Design top_module, start of the top module:
module top_module(
    input  wire        clkr,
    input  wire        rst,
    input  wire        rxr,
    input  wire [4:0]  btnr,
    output wire        spr,
    output wire [7:0]  hr,
    output wire [7:0]  mr,
    output wire [4:0]  date,
    output wire [4:0]  month,
    output wire [7:0]  year,
    output wire [6:0]  seg,
    output wire [3:0]  an,
    output wire        dp
);
Size in the first run: roughly 1300 cells after synthesis, roughly 160 flip-flops, about 55 I/O pins.
==> flow/config.mk <==
export PLATFORM = sky130hd
export DESIGN_NAME = top_module
export DESIGN_NICKNAME = top_module
export VERILOG_FILES = /design/flow/design.v
export SDC_FILE = /design/flow/constraint.sdc
export NUM_CORES = 4
export LEC_CHECK = 0
export CAP_MARGIN = 20
export CORE_MARGIN = 7
export CORE_UTILIZATION = 40
export CTS_CLUSTER_SIZE = 48
export PLACE_DENSITY = 0.42
export SETUP_SLACK_MARGIN = 0.88
export SLEW_MARGIN = 20
export TNS_END_PERCENT = 65
==> flow/constraint.sdc <==
create_clock -name core_clock -period 10.0 [get_ports {clkr}]
set_input_delay 2.0000 -clock core_clock [delete_from_list [all_inputs] [get_ports {clkr}]]
set_output_delay 2.0000 -clock core_clock [all_outputs]
set_load 0.01 [all_outputs]
run.sh (not shown) runs the stock make flow with config.mk's settings and CLKGATE_MAP_FILE=.
The first run ran to the end with no violations.
Edit:
==> flow/config.mk (replaced) <==
export PLATFORM = sky130hd
export DESIGN_NAME = top_module
export DESIGN_NICKNAME = top_module
export VERILOG_FILES = /design/flow/design.v
export SDC_FILE = /design/flow/constraint.sdc
export NUM_CORES = 4
export LEC_CHECK = 0
export CAP_MARGIN = 40
export CELL_PAD_IN_SITES_GLOBAL_PLACEMENT = 3
export CORE_MARGIN = 6
export CORE_UTILIZATION = 40
export HOLD_SLACK_MARGIN = 0.29
export SLEW_MARGIN = 10
Worst setup slack degrades by 260 ps.
Hold slack barely changes.
Count of clock-buffer cells in the layout falls by 2.
Routed wire length barely changes.
Edit:
==> flow/config.mk (replaced) <==
export PLATFORM = sky130hd
export DESIGN_NAME = top_module
export DESIGN_NICKNAME = top_module
export VERILOG_FILES = /design/flow/design.v
export SDC_FILE = /design/flow/constraint.sdc
export NUM_CORES = 4
export LEC_CHECK = 0
export CAP_MARGIN = 20
export CORE_MARGIN = 2
export CORE_UTILIZATION = 51
export CTS_CLUSTER_SIZE = 50
export SLEW_MARGIN = 20
export TNS_END_PERCENT = 5
The new run finished clean. Maximum frequency barely changes. Non-clock buffer count goes down by 6. Sequential cell count is unchanged. Total power goes up by a few percent. Area after synthesis is unchanged. Critical path depth is unchanged. Wire length goes down by a little under a tenth. Sequential power is about the same. Final cell count goes down by a few percent.

---

top_module again, from the RTL that the note above started with.
make LEC_CHECK=0 ABC_AREA=1 CAP_MARGIN=20 CORE_ASPECT_RATIO=0.5 CORE_MARGIN=2 CORE_UTILIZATION=72 CTS_CLUSTER_DIAMETER=344 CTS_CLUSTER_SIZE=97 HOLD_SLACK_MARGIN=0.29 PLACE_DENSITY=0.39 SETUP_SLACK_MARGIN=2.17 SLEW_MARGIN=20 TNS_END_PERCENT=5 finish   # period 7.43 ns
The starting point ran to the end with violations: negative setup slack.
Rerun with:
Settings changed: CORE_ASPECT_RATIO 0.5 to unset, CTS_CLUSTER_DIAMETER 344 to 201, CTS_CLUSTER_SIZE 97 to unset, HOLD_SLACK_MARGIN 0.29 to unset, PLACE_DENSITY 0.39 to 0.35, SETUP_SLACK_MARGIN 2.17 to unset, TNS_END_PERCENT 5 to unset.
Clock period 7.43 ns to 4.92 ns, I/O delays scaled along.
Result: This time the run did not get past 5_1_grt (GRT-0232); area after synthesis does not change; die area fell by 0.39%; synthesized cell count stays the same.

---

Setup of build 80:
top_module again, from the RTL that the note above started with.
clock: 5.94 ns
lec_check: 0
abc_area: 0
cap_margin: 0
cell_pad_in_sites_global_placement: 0
core_margin: 2
core_utilization: 72
cts_cluster_size: 56
gpl_routability_driven: 1
gpl_timing_driven: 1
hold_slack_margin: -0.09
place_density_lb_addon: 0.0
setup_slack_margin: 1.69
slew_margin: 25
tns_end_percent: 60
Completing all stages was not enough for build 80: its layout failed the final checks because of negative setup slack.
Input changes introduced in build 66 (baseline for comparison: build 80):
- CTS_CLUSTER_SIZE: 56 -> unset
- SETUP_SLACK_MARGIN: 1.69 -> unset
- TNS_END_PERCENT: 60 -> unset
- GPL_ROUTABILITY_DRIVEN: 1 -> unset
- PLACE_DENSITY_LB_ADDON: 0.0 -> unset
- CAP_MARGIN: 0 -> 20
- CELL_PAD_IN_SITES_GLOBAL_PLACEMENT: 0 -> unset
- HOLD_SLACK_MARGIN: -0.09 -> unset
- PLACE_DENSITY: unset -> 0.78
- GPL_TIMING_DRIVEN: 1 -> unset
- SLEW_MARGIN: 25 -> 20
- ABC_AREA: 0 -> 1
- the clock period (ns, I/O delays scaled along): 5.94 -> 5.7
==> comparison <==
- Nothing crashed in build 66 and all stages finished; the problem is that the final layout failed, the offending checks being negative setup slack.
- Compared with build 80, build 66 shows hold slack higher by 0.0045 ns.
- When build 66 is set beside build 80, its clock power turns out to be about 4% larger.
- Compared build 66 against build 80; share of final layout cell area taken by clock buffers and inverters within noise.
- In build 66 relative to build 80, wire length per cell after detailed routing had gone up by more than 10%.
- Taking build 80 as the reference point, the worst setup slack of build 66 falls by 2.34 ns.
- Build 66 ends up with a clock-buffer cell count that is 2 higher than in build 80.
- On layout-stage area growth over the synthesis result, the higher figure sits with build 66, not build 80.
diff inputs: build 66 => build 81
- CORE_UTILIZATION now 65, was 72
- PLACE_DENSITY no longer set, was 0.78
- the clock period (ns, I/O delays scaled along) now 4.95, was 5.7
[summary]
Build 81 — core utilization 7.1 points lower, build 66 as reference
Build 81 vs. build 66: power climbed 9.1%; count of instances resized after the clock tree is built decreased 8; count of TritonRoute iterations in the first routing pass fell 15.
Build 81 vs build 66 — final design instance area without fill rose 4.5%.
Build 66 and build 81: no clean run
[compare] base=build 66 new=build 81: slack of the critical path up 1.41 ns; detailed-route wire length per cell went down about 30%.
Compared with build 66, build 81 shows a higher non-clock buffer count.
In the flow results for build 66 and build 81, the cell area after placement is larger on build 81.
After synthesis and placement, the instance count of build 81 is above that of build 66.
What build 81 reported for met3 wirelength from detailed routing has to be multiplied by 3.6 to get the figure for build 66.
No activity file was given, so power comes from the tool's default toggle rates.
